run 1:
Design alu_top, start of the top module:
module alu_top #(
    parameter A_WIDTH_TOP = 16,
    parameter B_WIDTH_TOP = 16
) (
    input   CLK,rst,
    input   [3 : 0] ALU_FUNC,
    input   [A_WIDTH_TOP - 1 : 0] A,
    input   [B_WIDTH_TOP - 1 : 0] B,
    output  [A_WIDTH_TOP + B_WIDTH_TOP - 1 : 0] Arith_OUT, Logic_OUT, CMP_OUT,Shift_OUT,
    output  Carry_OUT, Arith_Flag, Logic_Flag, CMP_Flag, Shift_Flag
);
Size in the first run: about 73 flip-flops, about 170 I/O pins, ~0.036 mm^2 of cells after synthesis.
Settings: LEC_CHECK=0, CAP_MARGIN=40, CORE_MARGIN=2, CORE_UTILIZATION=72, CTS_CLUSTER_DIAMETER=393, CTS_CLUSTER_SIZE=99, PLACE_DENSITY=0.37, SLEW_MARGIN=20, TNS_END_PERCENT=10; clock period 61.4 ns.
run.sh (not shown) runs the stock make flow with config.mk's settings and CLKGATE_MAP_FILE=.
No final results exist for run 1, since it was stopped by error DPL-0033 during 3_5_place_dp.
#### Input delta (run 2 over run 1)
- swapping 40 for 20 in CAP_MARGIN
- clearing PLACE_DENSITY, which used to be 0.37
- clearing TNS_END_PERCENT, which used to be 10
- clearing CTS_CLUSTER_SIZE, which used to be 99
- clearing CTS_CLUSTER_DIAMETER, which used to be 393
- swapping 72 for 12 in CORE_UTILIZATION
- swapping 61.4 for 204.0 in the clock period (ns, I/O delays scaled along)
==> results <==
The log for run 1 ends in 3_5_place_dp with error DPL-0033, so the run never completed. Run 2 went all the way through the flow, and no timing, DRC or antenna check failed. Between run 2 and run 1, die width is lower for run 1, run 2 comes in above that. | number of I/O pins | run 1 vs run 2 | ≈ equal |. The routability congestion estimate in run 2 was lower than what run 1 gave. On run 2: initial cell density of the core is 60 points lower than what run 1 gave. Going from run 1 to run 2, area of the core grows by 500%. Run 2 -> run 1: total of buffers placed on input and output ports delta 0, exact match.
Modified inputs, run 3 compared to run 2
- setting ABC_AREA to 1 for the first time
- setting CTS_CLUSTER_SIZE to 100 for the first time
- changing CORE_UTILIZATION from 12 to 72
- changing the clock period (ns, I/O delays scaled along) from 204.0 to 131.0
### Flow results
Run 3 finished every stage and its layout cleared the timing, design-rule and antenna checks. From run 2 to run 3 the numbers moved as follows: worst setup slack decreased 54.77 ns, total standard cell area after synthesis increased 3.1%, largest fanout on the critical path decreased 10, chip area decreased 82%.

* * *

juniper:
Starting RTL as in the previous note.
make LEC_CHECK=0 ABC_AREA=0 CAP_MARGIN=15 CORE_MARGIN=2 CORE_UTILIZATION=35 CTS_CLUSTER_DIAMETER=261 CTS_CLUSTER_SIZE=93 MIN_ROUTING_LAYER=met2 PLACE_DENSITY=0.41 SETUP_SLACK_MARGIN=5.0 SLEW_MARGIN=0 TNS_END_PERCENT=25 finish   # period 166.0 ns
juniper completed; timing, DRC and antenna clean
Setup changes, juniper to garnet
- a change of CORE_UTILIZATION from 35 to 40
- a deleted ABC_AREA that had been 0
- a change of SLEW_MARGIN from 0 to 20
- a change of CAP_MARGIN from 15 to 20
- a deleted TNS_END_PERCENT that had been 25
- a deleted PLACE_DENSITY that had been 0.41
- a deleted CTS_CLUSTER_SIZE that had been 93
- a deleted SETUP_SLACK_MARGIN that had been 5.0
- a deleted CTS_CLUSTER_DIAMETER that had been 261
- a deleted MIN_ROUTING_LAYER that had been met2
- a change of the clock period (ns, I/O delays scaled along) from 166.0 to 130.0
Notes after the runs:
Sort garnet and juniper by number of vias in the routed layout asc -> top: garnet
Clock buffer and inverter area fraction after layout: garnet vs juniper, no meaningful difference
garnet vs. juniper: count of buffers not belonging to the clock network in the layout dropped about 5.5%, growth of design area from synthesis to finish dropped 1.1 points.
Worst hold-check slack delta (juniper -> garnet): insignificant
Routability-driven placement congestion ratio (garnet over juniper): decrease, about 5%
Of the two values seen for layer with the highest usage, met3 was produced by juniper and met2 by garnet.
garnet finished end to end and its layout was clean on timing, DRC and antenna.
Of garnet and juniper, it is garnet that has the lower depth of the critical timing path with buffers and inverters included.
Compared with juniper, garnet shows smallest setup slack after layout lower by 24.66 ns.
Comparing clock buffer instance count of the final layout for garnet and juniper, the bigger number came from garnet.
As far as sequential share of layout area is concerned, juniper and garnet perform about the same.
Compared with juniper, garnet shows a lower clock input transition at the sequential cells of the worst setup and hold paths.
diff inputs: garnet => ember
- setting GPL_ROUTABILITY_DRIVEN to 0 for the first time
- setting CORE_ASPECT_RATIO to 0.71 for the first time
- setting TNS_END_PERCENT to 90 for the first time
- setting MIN_ROUTING_LAYER to met1 for the first time
- changing CORE_MARGIN from 2 to 3
- setting CELL_PAD_IN_SITES_DETAIL_PLACEMENT to 2 for the first time
- setting ABC_AREA to 1 for the first time
### Flow results
- ember did not finish; the tool stopped in 3_5_place_dp with error DPL-0033.
- Changes observed in ember relative to garnet: count of flip-flops with a built-in enable after synthesis roughly the same, core area higher, area of the die higher.
- The lower multiplexer share of the synthesized area of garnet and ember is in ember.
- Reported for garnet and ember, top-level I/O count turned out identical to the last digit.
- When ember is set beside garnet, its total standard cell area after synthesis turns out to be about 3% larger.
- And-or/or-and share of the synthesized area was lower in the run labelled ember.
- ember — area fraction in xor and xnor cells 0.54 points higher, garnet as reference
- From garnet to ember, number of synthesized register bits did not move at all.
- The y dimension of the die in garnet is 1.16 times that in ember.
[inputs] willow vs ember
- a deleted ABC_AREA that had been 1
- an added CTS_CLUSTER_SIZE of 59
- a deleted TNS_END_PERCENT that had been 90
- a deleted GPL_ROUTABILITY_DRIVEN that had been 0
- a deleted MIN_ROUTING_LAYER that had been met1
- a deleted CORE_ASPECT_RATIO that had been 0.71
- an added CTS_CLUSTER_DIAMETER of 323
- a deleted CELL_PAD_IN_SITES_DETAIL_PLACEMENT that had been 2
- a change of CORE_UTILIZATION from 40 to 65
- an added MAX_ROUTING_LAYER of met4
- a change of CORE_MARGIN from 3 to 2
==> comparison <==
willow: done, clean on timing, DRC and antenna. Core outline area: willow < ember. What ember reported for mean instance size in the synthesized netlist has to be multiplied by 1.17 to get the figure for willow. Per the comparison of willow with ember, area after synthesis went down; synthesized cell count went down; post-synthesis cell count from yosys went down. Distinct cell type count after synthesis (ember / willow): 0.57. willow — horizontal extent of the die 35% lower, ember as reference. Higher die size among ember and willow: ember. In the flow results for ember and willow, the total cell area reported by yosys after synthesis is larger on ember. Sequential fraction of the synthesis area: willow vs ember up 0.15 points.
Here is what was changed in the inputs of harbor compared with willow.
- CTS_CLUSTER_DIAMETER no longer set, was 323
- CTS_CLUSTER_SIZE no longer set, was 59
- the clock period (ns, I/O delays scaled along) now 105.0, was 130.0
willow finished every step from synthesis to the final layout, and the layout passed the timing, design-rule and antenna checks. harbor: no failed stages, no open violations at the end. From willow to harbor the numbers moved as follows: maximum fanout encountered on the critical timing path went down, critical path depth went up by 3. On worst hold slack, harbor and willow are basically level. Non-clock buffer count ends up higher on harbor. The actual transition at the worst max-transition pin of harbor is lower than that of willow. Compared with willow, in harbor final cell count up 4.7%; count of vias placed by the detailed router up 5.1%; worst hold path depth flat; total number of multi-input combinational cells flat.

* * *

Setup of build 39:
The RTL this note starts from:
==> flow/design.v <==
module Decoder_Unit (
    input [1 : 0] DEC_ALU_FUNC,
    output reg DEC_Arith_Enable, DEC_Logic_Enable, DEC_CMP_Enable, DEC_Shift_Enable
);
always @(*) begin
    DEC_Arith_Enable = 1'b0;
    DEC_Logic_Enable = 1'b0;
    DEC_CMP_Enable   = 1'b0;
    DEC_Shift_Enable = 1'b0;
    case (DEC_ALU_FUNC)
        2'b00: DEC_Arith_Enable = 1'b1;
        2'b01: DEC_Logic_Enable = 1'b1;
        2'b10: DEC_CMP_Enable   = 1'b1;
        2'b11: DEC_Shift_Enable = 1'b1;
        default: begin
            DEC_Arith_Enable = 1'b0;
            DEC_Logic_Enable = 1'b0;
            DEC_CMP_Enable   = 1'b0;
            DEC_Shift_Enable = 1'b0; 
    end
    endcase
end
endmodule
module Arithmetic_Unit #(
    parameter A_WIDTH = 16,
    parameter B_WIDTH = 16
) (
    input clk,rst,
    input [A_WIDTH - 1 : 0] A,
    input [B_WIDTH - 1 : 0] B,
    input [1 : 0] Arith_ALU_FUNC,
    input Arith_Enable,
    output reg [A_WIDTH + B_WIDTH - 1 : 0] Arith_OUT,
    output reg Carry_OUT, Arith_Flag       
);
reg [A_WIDTH + B_WIDTH - 1 : 0] ADD_Signal;
always @(posedge clk or negedge rst) begin
    if(!rst) begin 
        Arith_OUT  <=  'b0;
        Carry_OUT  <= 1'b0; 
        Arith_Flag <= 1'b0; 
end
else begin
    Arith_Flag <= Arith_Enable;
    if(Arith_Enable) begin
        case (Arith_ALU_FUNC)
            2'b00: begin
                if (A_WIDTH >= B_WIDTH) begin
                    Arith_OUT <= A + B;
                    {Carry_OUT,ADD_Signal[A_WIDTH - 1 : 0]} <= A + B;
                end
                else begin
                    Arith_OUT <= A + B;
                    {Carry_OUT,ADD_Signal[B_WIDTH - 1 : 0]} <= A + B;
                end
            end
            2'b01: Arith_OUT <= A - B;
            2'b10: Arith_OUT <= A * B;
            2'b11: Arith_OUT <= (B == 0) ? 'b0 : A / B;
            default: begin
                Arith_OUT <=  'b0;
                Carry_OUT <= 1'b0; 
            end
        endcase 
    end
  end
end
endmodule
module Logic_Unit #(
    parameter A_WIDTH = 16,
    parameter B_WIDTH = 16
) (
    input clk,rst,
    input [A_WIDTH - 1 : 0] A,
    input [B_WIDTH - 1 : 0] B,
    input [1 : 0] Logic_ALU_FUNC,
    input Logic_Enable,
    output reg [A_WIDTH + B_WIDTH - 1 : 0] Logic_OUT,
    output reg Logic_Flag       
);
always @(posedge clk or negedge rst) begin
    if(!rst) begin
    Logic_OUT  <= 16'b0;
    Logic_Flag <= 1'b0;
end
else begin
    Logic_Flag <= Logic_Enable;
    if(Logic_Enable) begin
        case (Logic_ALU_FUNC)
            2'b00: Logic_OUT <=   A & B; 
            2'b01: Logic_OUT <=   A | B;
            2'b10: Logic_OUT <= ~(A & B);
            2'b11: Logic_OUT <= ~(A | B);
            default: begin
                Logic_OUT <= 16'b0;
            end
        endcase
    end
  end
end
endmodule
module CMP_Unit #(
    parameter A_WIDTH = 16,
    parameter B_WIDTH = 16
) (
    input clk,rst,
    input [A_WIDTH - 1 : 0] A,
    input [B_WIDTH - 1 : 0] B,    
    input [1 : 0] CMP_ALU_FUNC,
    input CMP_Enable,
    output reg [A_WIDTH + B_WIDTH - 1 : 0] CMP_OUT,
    output reg CMP_Flag       
);
always @(posedge clk or negedge rst) begin
    if(!rst) begin
       CMP_OUT  <= 16'b0;
       CMP_Flag <= 1'b0;
    end
    else begin
    CMP_Flag <= CMP_Enable;    
    if(CMP_Enable) begin
        case (CMP_ALU_FUNC)
            2'b00: CMP_OUT <= 16'b0; 
            2'b01: begin
                if( A == B)
                CMP_OUT <= 16'b1;
                else
                CMP_OUT <= 16'b0;
            end
            2'b10:begin
                if( A > B)
                CMP_OUT <= 16'b10;
                else
                CMP_OUT <= 16'b0;
            end
            2'b11:begin
                if( A < B)
                CMP_OUT <= 16'b11;
                else
                CMP_OUT <= 16'b0;
            end
            default: begin
                CMP_OUT <= 16'b0;
            end
        endcase
    end
  end
end
endmodule
module Shift_Unit #(
    parameter A_WIDTH = 16,
    parameter B_WIDTH = 16
) (
    input clk,rst,
    input [A_WIDTH - 1 : 0] A,
    input [B_WIDTH - 1 : 0] B,
    input [1 : 0] Shift_ALU_FUNC,
    input Shift_Enable,
    output reg [A_WIDTH + B_WIDTH - 1 : 0] Shift_OUT,
    output reg Shift_Flag       
);
always @(posedge clk or negedge rst) begin
  if(!rst) begin
    Shift_OUT  <= 16'b0;
    Shift_Flag <= 1'b0;
end
else begin
    Shift_Flag <= Shift_Enable;
    if(Shift_Enable) begin
        case (Shift_ALU_FUNC)
            2'b00: Shift_OUT <= A >> 1; 
            2'b01: Shift_OUT <= A << 1;
            2'b10: Shift_OUT <= B >> 1;
            2'b11: Shift_OUT <= B << 1;
            default: begin
                Shift_OUT <= 16'b0;
            end
        endcase
    end
  end
end
endmodule
module alu_top #(
    parameter A_WIDTH_TOP = 16,
    parameter B_WIDTH_TOP = 16
) (
    input   CLK,rst,
    input   [3 : 0] ALU_FUNC,
    input   [A_WIDTH_TOP - 1 : 0] A,
    input   [B_WIDTH_TOP - 1 : 0] B,
    output  [A_WIDTH_TOP + B_WIDTH_TOP - 1 : 0] Arith_OUT, Logic_OUT, CMP_OUT,Shift_OUT,
    output  Carry_OUT, Arith_Flag, Logic_Flag, CMP_Flag, Shift_Flag
);
wire Arith_EN, Logic_EN, CMP_EN, Shift_EN;
Decoder_Unit U0 (
    .DEC_ALU_FUNC(ALU_FUNC[3 : 2]),
    .DEC_Arith_Enable(Arith_EN),
    .DEC_Logic_Enable(Logic_EN),
    .DEC_CMP_Enable  (CMP_EN),
    .DEC_Shift_Enable(Shift_EN)
);
Arithmetic_Unit #(.A_WIDTH(A_WIDTH_TOP), .B_WIDTH(B_WIDTH_TOP)) U1 (
    .clk(CLK),
    .rst(rst),
    .A(A),
    .B(B),
    .Arith_ALU_FUNC(ALU_FUNC[1 : 0]),
    .Arith_Enable(Arith_EN),
    .Arith_OUT(Arith_OUT),
    .Carry_OUT(Carry_OUT),
    .Arith_Flag(Arith_Flag)
);
Logic_Unit #(.A_WIDTH(A_WIDTH_TOP), .B_WIDTH(B_WIDTH_TOP)) U2 (
    .clk(CLK),
    .rst(rst),
    .A(A),
    .B(B),
    .Logic_ALU_FUNC(ALU_FUNC[1 : 0]),
    .Logic_Enable(Logic_EN),
    .Logic_OUT(Logic_OUT),
    .Logic_Flag(Logic_Flag)
);
CMP_Unit #(.A_WIDTH(A_WIDTH_TOP), .B_WIDTH(B_WIDTH_TOP)) U3 (
    .clk(CLK),
    .rst(rst),
    .A(A),
    .B(B),
    .CMP_ALU_FUNC(ALU_FUNC[1 : 0]),
    .CMP_Enable(CMP_EN),
    .CMP_OUT(CMP_OUT),
    .CMP_Flag(CMP_Flag)
);
Shift_Unit #(.A_WIDTH(A_WIDTH_TOP), .B_WIDTH(B_WIDTH_TOP)) U4 (
    .clk(CLK),
    .rst(rst),
    .A(A),
    .B(B),
    .Shift_ALU_FUNC(ALU_FUNC[1 : 0]),
    .Shift_Enable(Shift_EN),
    .Shift_OUT(Shift_OUT),
    .Shift_Flag(Shift_Flag)
);
endmodule
clock: 92.9 ns
lec_check: 0
abc_area: 1
cap_margin: 20
core_aspect_ratio: 0.69
core_margin: 2
core_utilization: 72
cts_cluster_diameter: 284
cts_cluster_size: 100
place_density: 0.4
slew_margin: 20
tns_end_percent: 5
Nothing crashed in build 39 and all stages finished; the problem is that the final layout failed, the offending checks being negative setup slack.
Input-level comparison between build 87 and build 39:
# build 39
export LEC_CHECK = 0
export ABC_AREA = 1
export CAP_MARGIN = 20
export CORE_ASPECT_RATIO = 0.69
export CORE_MARGIN = 2
export CORE_UTILIZATION = 72
export CTS_CLUSTER_DIAMETER = 284
export CTS_CLUSTER_SIZE = 100
export PLACE_DENSITY = 0.4
export SLEW_MARGIN = 20
export TNS_END_PERCENT = 5
create_clock -name core_clock -period 92.9 [get_ports {CLK}]
# build 87
export LEC_CHECK = 0
export ABC_AREA = 1
export CAP_MARGIN = 20
export CORE_MARGIN = 2
export CORE_UTILIZATION = 72
export CTS_CLUSTER_SIZE = 100
export PLACE_DENSITY = 0.4
export SLEW_MARGIN = 20
create_clock -name core_clock -period 126.0 [get_ports {CLK}]
- Build 87 went all the way through the flow, and no timing, DRC or antenna check failed.
- Comparing build 39 and build 87, the lower number of filler instances in the final layout is on build 39.
- [compare] base=build 39 new=build 87: setup slack climbed 12.67 ns; layout overhead on the synthesized area lower; global-route usage down 4.7 points; utilization after layout went down.
For build 21, these inputs were changed with respect to build 87:
# build 87
export LEC_CHECK = 0
export ABC_AREA = 1
export CAP_MARGIN = 20
export CORE_MARGIN = 2
export CORE_UTILIZATION = 72
export CTS_CLUSTER_SIZE = 100
export PLACE_DENSITY = 0.4
export SLEW_MARGIN = 20
create_clock -name core_clock -period 126.0 [get_ports {CLK}]
# build 21
export LEC_CHECK = 0
export ABC_AREA = 1
export CAP_MARGIN = 20
export CORE_MARGIN = 2
export CORE_UTILIZATION = 72
export CTS_CLUSTER_SIZE = 100
export PLACE_DENSITY_LB_ADDON = 0.02
export SLEW_MARGIN = 20
create_clock -name core_clock -period 126.0 [get_ports {CLK}]
==> comparison <==
As far as cell count is concerned, build 87 and build 21 perform about the same.
Going from build 87 to build 21, total detailed-routing wirelength went up about 0.6%; logic share of the area held.
